## division
module division(input clk, input rst, input start, input [31:0] dividendo, divisor,
                output [31:0] cociente, residuo, output done);
For scale: roughly 130 flip-flops, ~0.0062 mm² of cells after synthesis.
clock: 10.0 ns
lec_check: 0
cap_margin: 20
core_aspect_ratio: 0.5
core_margin: 2
core_utilization: 68
cts_cluster_diameter: 399
cts_cluster_size: 98
place_density: 0.6
slew_margin: 20
tns_end_percent: 70
run.sh (not shown) runs the stock make flow with config.mk's settings and CLKGATE_MAP_FILE=.
Edit:
- ABC_AREA: unset -> 1
- CORE_ASPECT_RATIO: 0.5 -> unset
- CORE_UTILIZATION: 68 -> 72
- CTS_CLUSTER_DIAMETER: 399 -> unset
- CTS_CLUSTER_SIZE: 98 -> unset
- TNS_END_PERCENT: 70 -> unset
- clock period: 10.0 -> 2.55 ns (I/O delays scaled with it)
After rerunning: The new run finished with timing, DRC and antenna clean. Sequential share of layout area falls by 5.7 points. Register-to-register slack got worse by 6.4 ns. Critical path depth went up by 9. Clock skew came out lower by 0.014 ns. Sequential power rose to 3.9 times its value. Area after synthesis goes up by 13%.
Edit:
- ABC_AREA: 1 -> unset
- CORE_UTILIZATION: 72 -> 66
- clock period: 2.55 -> 3.73 ns (I/O delays scaled with it)
Effect: First-iteration DRC count is lower by 56%; setup slack improves by 0.89 ns; utilization is lower by 7.0 points; global-route usage is lower by 7.3 points; synthesized area is lower by 12%; cell count is lower by 32%; register-to-register slack improves by 0.89 ns.
Edit:
- PLACE_DENSITY: 0.6 -> unset
- SETUP_SLACK_MARGIN: unset -> -0.19
- clock period: 3.73 -> 2.46 ns (I/O delays scaled with it)
=> The changed run finished but failed the layout checks on negative setup slack; global-route usage went up by 1.6 points; first-iteration DRC count went down by 16%; wire length went up by 10%; via count went up by 5.3%; combinational power went up by 86%; clock skew is about the same; clock power went up by 68%.
Edit:
- CORE_UTILIZATION: 66 -> 69
- CTS_CLUSTER_SIZE: unset -> 40
- SETUP_SLACK_MARGIN: -0.19 -> 0.73
Effect: This time the run died in 4_1_cts, error DPL-0033; area after synthesis stays the same; die area fell by about 4%; synthesized cell count is unchanged.

========
job 2219:
division again, from the RTL that the note above started with.
clock: 4.9 ns
lec_check: 0
abc_area: 0
cap_margin: 30
core_margin: 4
core_utilization: 26
cts_cluster_diameter: 233
cts_cluster_size: 98
place_density: 0.95
slew_margin: 20
tns_end_percent: 15
Changes in job 6608 relative to job 2219:
- changing CORE_UTILIZATION from 26 to 70
- changing CORE_MARGIN from 4 to 2
- removing TNS_END_PERCENT (formerly 15)
- removing PLACE_DENSITY (formerly 0.95)
- setting SETUP_SLACK_MARGIN to 0.51 for the first time
- removing CTS_CLUSTER_SIZE (formerly 98)
- changing the clock period (ns, I/O delays scaled along) from 4.9 to 2.63
==> comparison <==
- Job 6608 closes out successfully: all stages finished, all timing, DRC and antenna checks passed.
- Going from job 2219 to job 6608, fmax +18%; met1 track demand over resource moved up.
- Job 6608 reports a lower cell count along the critical path than job 2219 does.
- Looking only at utilization after layout, and setting everything else aside, the lower value of job 6608 and job 2219 goes to job 2219.
- Logic area: job 6608 vs job 2219 up 12%
- Job 6608 reports a lower largest net degree at the start of global routing than job 2219 does.
- Job 6608 ends up with lower number of antenna violations at the first check in global routing than job 2219 does.
- For clock transition at the registers of the reported paths, job 6608 and job 2219 come out practically identical.
The following lists how job 371 was set up differently from job 6608:
- CORE_UTILIZATION now 72, was 70
- CTS_CLUSTER_SIZE now 15, previously not set
- SETUP_SLACK_MARGIN no longer set, was 0.51
- PLACE_DENSITY_LB_ADDON now 0.3, previously not set
- the clock period (ns, I/O delays scaled along) now 2.47, was 2.63
Notes after the runs:
- Status job 371: flow complete, layout not clean - setup timing
- Job 371 — clock period minus final worst setup slack 0.33 ns higher, job 6608 as reference
- Sequential share of cell area is lower on job 6608
- Combinational fraction of the cell area (higher): job 6608
- Comparing job 371 and job 6608, the lower fraction of power consumed by the clock network is on job 6608.
- Diff job 6608 -> job 371 | die area | decrease of 2.7%
- When the final numbers for job 371 and job 6608 were put side by side, the count of clock-buffer cells in the layout turned out to be smaller in job 6608.
- Final layout net count down 1.2% in job 371 wrt job 6608
- Lower global routing met3 resource utilization was reported by job 6608, not job 371.
- Compared with job 6608, job 371 shows maximum frequency that has gone down by more than 10%.
Setup changes, job 371 to job 394
- SETUP_SLACK_MARGIN now -0.15, previously not set
- CTS_CLUSTER_SIZE now 81, was 15
- PLACE_DENSITY_LB_ADDON now 0.09, was 0.3
- the clock period (ns, I/O delays scaled along) now 4.9, was 2.47
- The flow did not stop early for job 394: all stages ran, and the layout cleared the timing, DRC and antenna checks.
- Job 394 has final tally of setup violations below what job 371 had.
- Per the comparison of job 394 with job 371, relative contribution of combinational cells to total power has decreased, final worst slack has increased.
- Internal cell power: job 394 < job 371
- Wire: job 394 routes less than job 371

========
The RTL this note starts from:
==> flow/design.v <==
module division(input clk, input rst, input start, input [31:0] dividendo, divisor,
                output [31:0] cociente, residuo, output done);
reg [31:0] shift_register;
reg [31:0] pre_divisor;
reg [31:0] cont;
reg idle;                       
reg done_r;                     
reg [15:0] resta, pre_cocido, res, cocido;
always @ (posedge clk) begin
  done_r <= 1'b0;
  if (rst) begin
    idle = 1'b1;
  end else if (idle) begin
    if (start) begin
      cont = 32'b0;
      shift_register = {8'b0, dividendo[15:0]};
      pre_cocido = 16'b0;
      pre_divisor = divisor;
      shift_register = shift_register << 1;
      cont = cont + 1'b1;
      idle = 1'b0;
    end
  end else begin
    if (cont < 5'd17) begin
      if (shift_register[31:16] < pre_divisor[15:0]) begin
        pre_cocido = pre_cocido << 1;
      end else begin
        resta = shift_register[31:16] - pre_divisor[15:0];
        pre_cocido = pre_cocido << 1;
        pre_cocido[0] = 1'b1;
        shift_register[31:16] = resta;
      end
      shift_register = shift_register << 1;
      cont = cont + 1'b1;
    end else begin
      cocido = pre_cocido;
      res = shift_register[31:16]>>1;
      idle = 1'b1;
      done_r <= 1'b1;
    end
  end
end
assign cociente = {16'b0, cocido};
assign residuo = {16'b0, res};
assign done = done_r;
endmodule
clock: 3.96 ns
lec_check: 0
abc_area: 0
cap_margin: 0
cell_pad_in_sites_detail_placement: 2
cell_pad_in_sites_global_placement: 3
core_margin: 9
core_utilization: 56
cts_cluster_diameter: 233
cts_cluster_size: 98
gpl_routability_driven: 0
gpl_timing_driven: 1
hold_slack_margin: 0.18
max_routing_layer: met4
min_routing_layer: met2
place_density_lb_addon: 0.05
setup_slack_margin: 0.86
slew_margin: 20
The baseline failed in 3_1_place_gp_skip_io (FLW-0024).
Rerun with:
- CAP_MARGIN: 0 -> 30
- CELL_PAD_IN_SITES_DETAIL_PLACEMENT: 2 -> not set
- CELL_PAD_IN_SITES_GLOBAL_PLACEMENT: 3 -> not set
- CORE_MARGIN: 9 -> 2
- CORE_UTILIZATION: 56 -> 65
- CTS_CLUSTER_SIZE: 98 -> not set
- GPL_ROUTABILITY_DRIVEN: 0 -> not set
- GPL_TIMING_DRIVEN: 1 -> not set
- HOLD_SLACK_MARGIN: 0.18 -> not set
- MAX_ROUTING_LAYER: met4 -> not set
- MIN_ROUTING_LAYER: met2 -> not set
- PLACE_DENSITY_LB_ADDON: 0.05 -> 0.09
- SETUP_SLACK_MARGIN: 0.86 -> not set
- clock period: 3.96 -> 4.9 ns (I/O delays scaled with it)
Now the flow finished with timing, DRC and antenna clean.
Die area decreases by 32%.
Synthesized area does not change.
Synthesized cell count is unchanged.
Rerun with:
- CORE_UTILIZATION: 65 -> 72
- CTS_CLUSTER_SIZE: not set -> 74
- PLACE_DENSITY: not set -> 0.38
- PLACE_DENSITY_LB_ADDON: 0.09 -> not set
- clock period: 4.9 -> 2.47 ns (I/O delays scaled with it)
With this change the flow finished but failed the layout checks on negative setup slack.
Non-clock buffer count climbs by 24.
Wire length rises by well over a third.
Setup slack is worse by 2.2 ns.
Clock power grows by well over a third.
Cell area rises by a few percent.
Combinational power grows to 2.6 times its value.
Rerun with:
- CTS_CLUSTER_SIZE: 74 -> 59
- PLACE_DENSITY: 0.38 -> not set
- SETUP_SLACK_MARGIN: not set -> 0.3
The changed run finished but fails on negative setup slack.
Global-route usage rises by 5.6 points.
Via count rises by 12%.
First-iteration DRC count falls by 12%.

========
Setup of v11:
// division: RTL as listed in full above, without the edits since
clock: 6.0 ns
lec_check: 0
cap_margin: 5
core_margin: 2
core_utilization: 20
gpl_routability_driven: 0
gpl_timing_driven: 1
place_density: 0.71
setup_slack_margin: 0.27
slew_margin: 25
tns_end_percent: 30
v11 finished end to end and its layout was clean on timing, DRC and antenna.
Input-level comparison between v33 and v11:
- removing TNS_END_PERCENT (formerly 30)
- changing CORE_UTILIZATION from 20 to 70
- removing PLACE_DENSITY (formerly 0.71)
- setting ABC_AREA to 0 for the first time
- changing SLEW_MARGIN from 25 to 20
- removing SETUP_SLACK_MARGIN (formerly 0.27)
- changing CAP_MARGIN from 5 to 30
- removing GPL_TIMING_DRIVEN (formerly 1)
- setting CTS_CLUSTER_DIAMETER to 233 for the first time
- changing the clock period (ns, I/O delays scaled along) from 6.0 to 2.46
### Flow results
- Taking v11 as the reference, in v33 clock-cell share of area rose 0.46 points; HPWL after detailed placement dropped about 0.7%.
- The die outline area of v33 is lower than that of v11.
- The total stage count of the critical path number comes out lower for v11 vs v33.
- Delta (v33 minus v11): placed cell area moved down, synthesized cell count level, area overhead of the layout relative to synthesis moved down.
- The flow for v33 finished, though final verification flagged negative setup slack.
- Design area across v33 and v11: no real change.
- The start point of the critical path comes out rst in one run and pre_divisor[0] in the other, namely in v11 and v33 respectively.
- Compare v33 and v11 | power dissipated by switching net loads lower: v11
- Flip-flop count: v11 vs v33 identical
- On v33: non-clock buffer count is 26% higher than what v11 gave.
Modified inputs, v18 compared to v33
- changing CAP_MARGIN from 30 to 20
- removing ABC_AREA (formerly 0)
- removing CTS_CLUSTER_DIAMETER (formerly 233)
- changing CORE_UTILIZATION from 70 to 72
- removing GPL_ROUTABILITY_DRIVEN (formerly 0)
- setting CTS_CLUSTER_SIZE to 40 for the first time
- setting SETUP_SLACK_MARGIN to 0.71 for the first time
## What came out
Compared with v33, v18 shows die width that has gone down slightly.
Re average footprint of a synthesized cell: no difference whatsoever between v18 and v33.
Row count (v18 vs. v33) decreases by a few percent
Seen in the log of v18: DPL-0038 during 4_1_cts, after which the run never completed.
Complete run, failing final checks: v33, reason negative setup slack.
[compare] base=v33 new=v18: number of standard cells reported by yosys closely matched the old numbers; proportion of synthesized chip area in sequential cells closely matched the old numbers; number of instances in the placed design decreased by about 0.6% relative to the old numbers; overall die area decreased by 2.7% relative to the old numbers.
Cmp v18 and v33 / chip height / lower: v18
Inputs modified between v18 and v36:
- swapping 0.71 for 0.48 in SETUP_SLACK_MARGIN
- swapping 40 for 72 in CTS_CLUSTER_SIZE
- putting ABC_AREA at 1 where nothing was set
- putting PLACE_DENSITY at 0.95 where nothing was set
Notes after the runs:
- Run status, v36: aborted in 5_1_grt, error DPL-0038
- The area share of and-or/or-and cells after synthesis number comes out higher for v18 vs v36.
- Diff v18..v36 | number of flops mapped to enable cells by yosys | unchanged
- Looking at synthesized cell count, v36 sits above v18.
- Compared with v18, v36 shows vertical extent of the die that has gone up by a few percent.
- On v36: number of library cell types mapped by synthesis is 22% lower than what v18 gave.
- On die size: between v18 and v36, it ends up higher for v36.
- When the final numbers for v18 and v36 were put side by side, the total number of placement rows turned out to be greater in v36.
- Initial core utilization, v18 and v36: larger value in v18

========
RTL: the design.v shown in full above, as it stands there.
clock: 3.96 ns
lec_check: 0
abc_area: 0
cap_margin: 0
cell_pad_in_sites_global_placement: 3
core_margin: 4
core_utilization: 26
cts_cluster_diameter: 233
gpl_timing_driven: 0
hold_slack_margin: 0.18
place_density_lb_addon: 0.05
slew_margin: 20
==> next run, changes <==
==> flow/config.mk (replaced) <==
export PLATFORM = sky130hd
export DESIGN_NAME = division
export DESIGN_NICKNAME = division
export VERILOG_FILES = /design/flow/design.v
export SDC_FILE = /design/flow/constraint.sdc
export NUM_CORES = 4
export LEC_CHECK = 0
export ABC_AREA = 0
export CAP_MARGIN = 30
export CORE_MARGIN = 4
export CORE_UTILIZATION = 70
export CTS_CLUSTER_DIAMETER = 233
export CTS_CLUSTER_SIZE = 98
export SLEW_MARGIN = 20
==> flow/constraint.sdc (replaced) <==
create_clock -name core_clock -period 4.9 [get_ports {clk}]
set_input_delay 0.9800 -clock core_clock [delete_from_list [all_inputs] [get_ports {clk}]]
set_output_delay 0.9800 -clock core_clock [all_outputs]
set_load 0.01 [all_outputs]
Result: The new run went through all stages and came out clean; combinational power shrinks by a quarter to a third; wire length drops by a little under a tenth; global-route usage went up by 15 points; fmax rises slightly; count of clock-buffer cells in the layout climbs by 3; sequential power went down by about a fifth; worst setup slack is better by 970 ps; final area went down by a few percent; via count went up by a few percent; total power came out lower by about a fifth; die size falls by well over a third.
==> next run, changes <==
--- a/flow/config.mk
+++ b/flow/config.mk
@@ -8,7 +8,9 @@
 export ABC_AREA = 0
 export CAP_MARGIN = 30
-export CORE_MARGIN = 4
-export CORE_UTILIZATION = 70
+export CORE_MARGIN = 2
+export CORE_UTILIZATION = 72
 export CTS_CLUSTER_DIAMETER = 233
-export CTS_CLUSTER_SIZE = 98
+export HOLD_SLACK_MARGIN = -0.09
+export PLACE_DENSITY_LB_ADDON = 0.09
+export SETUP_SLACK_MARGIN = 0.28
 export SLEW_MARGIN = 20
=>
- count of clock-buffer cells in the layout drops by 3
- cell count fell by about 0.44%
- total power went down by 5.2%
==> next run, changes <==
--- a/flow/config.mk
+++ b/flow/config.mk
@@ -8,9 +8,7 @@
 export ABC_AREA = 0
 export CAP_MARGIN = 30
-export CORE_MARGIN = 2
-export CORE_UTILIZATION = 72
+export CORE_MARGIN = 4
+export CORE_UTILIZATION = 26
 export CTS_CLUSTER_DIAMETER = 233
-export HOLD_SLACK_MARGIN = -0.09
 export PLACE_DENSITY_LB_ADDON = 0.09
-export SETUP_SLACK_MARGIN = 0.28
 export SLEW_MARGIN = 20
Result: Total power falls by a few percent; clock skew stays flat; register-to-register slack is worse by 30 ps; final cell count rises by a quarter to a third; critical path depth falls by 5; worst setup slack is worse by 47 ps; wire length falls by roughly a tenth; utilization falls by 57 points; synthesized cell count stays the same; final area rises by a few percent; via count falls by roughly a tenth.

========
run A:
Starts from the design.v that is shown in full above.
==> flow/config.mk <==
export PLATFORM = sky130hd
export DESIGN_NAME = division
export DESIGN_NICKNAME = division
export VERILOG_FILES = /design/flow/design.v
export SDC_FILE = /design/flow/constraint.sdc
export NUM_CORES = 4
export LEC_CHECK = 0
export ABC_AREA = 1
export CAP_MARGIN = 20
export CORE_MARGIN = 2
export CORE_UTILIZATION = 72
export CTS_CLUSTER_SIZE = 72
export PLACE_DENSITY = 0.64
export SETUP_SLACK_MARGIN = -0.19
export SLEW_MARGIN = 20
==> flow/constraint.sdc <==
create_clock -name core_clock -period 2.46 [get_ports {clk}]
set_input_delay 0.4920 -clock core_clock [delete_from_list [all_inputs] [get_ports {clk}]]
set_output_delay 0.4920 -clock core_clock [all_outputs]
set_load 0.01 [all_outputs]
Run A | status: complete | timing, DRC, antenna: pass
The inputs of run B differ from those of run A as listed below.
--- a/flow/config.mk
+++ b/flow/config.mk
@@ -8 +7,0 @@
-export ABC_AREA = 1
@@ -12,2 +11,2 @@
-export CTS_CLUSTER_SIZE = 72
-export PLACE_DENSITY = 0.64
+export CTS_CLUSTER_DIAMETER = 357
+export PLACE_DENSITY = 0.37
### Flow results
- Run B had finished all stages when the layout checks came back failing, citing negative setup slack.
- Relative to run A, the final cell area reported for run B is lower.
- Re number of ports placed on the die boundary: no difference whatsoever between run A and run B.
- On global-route usage: between run A and run B, it ends up lower for run A.
- Area overhead of the layout relative to synthesis: run A and run B compared, lower one is run A
#### Input delta (run C over run B)
--- a/flow/config.mk
+++ b/flow/config.mk
@@ -7,0 +8 @@
+export ABC_AREA = 1
@@ -11,3 +12,4 @@
-export CTS_CLUSTER_DIAMETER = 357
-export PLACE_DENSITY = 0.37
-export SETUP_SLACK_MARGIN = -0.19
+export CTS_CLUSTER_DIAMETER = 193
+export CTS_CLUSTER_SIZE = 10
+export PLACE_DENSITY = 0.6
+export SETUP_SLACK_MARGIN = -0.22
Notes after the runs:
- In the tables for run B and run C, post-synthesis sequential area ratio reads lower with run C.
- Looking at top power consumer group, the the clock network result is from run B; the sequential cells one comes from run C.
- edfxtp_1 as the standard cell with the maximum stage delay on the critical path was reported by run B, and fa_1 by run C.
- From run B to run C the numbers moved as follows: non-clock buffer count now sits lower; worst setup slack now sits higher.
- The flow did not stop early for run C: all stages ran, and the layout cleared the timing, DRC and antenna checks.
Inputs modified between run C and run D:
--- a/flow/config.mk
+++ b/flow/config.mk
@@ -8 +7,0 @@
-export ABC_AREA = 1
@@ -12,4 +11,2 @@
-export CTS_CLUSTER_DIAMETER = 193
-export CTS_CLUSTER_SIZE = 10
-export PLACE_DENSITY = 0.6
-export SETUP_SLACK_MARGIN = -0.22
+export CTS_CLUSTER_SIZE = 39
+export SETUP_SLACK_MARGIN = -0.05
Findings:
- Delta (run D minus run C): register bit count reported by yosys about even; and-or/or-and share of the synthesized area rose 0.42 points; multi-input combinational area share fell 1.9 points; tally of buffers added on design ports about even; utilization rose 6.3 points.
- Looking at master of the slowest instance on the critical path, the fa_1 result is from run C; the edfxtp_1 one comes from run D.
- Run D vs. run C: area overhead of the layout relative to synthesis picked up an extra 5.7 points; via count decreased by 876 relative to the old numbers; total power +about 3%; number of fill cells in the layout fell about 55%.
- Relative to run C, the detailed-routed wire length on met3 measured on run D has increased by more than half.
- Run D finished all stages; layout check result: FAIL, due to negative setup slack.
- Final-layout setup total negative slack for run D is lower than for run C.
No activity file was given, so power comes from the tool's default toggle rates.
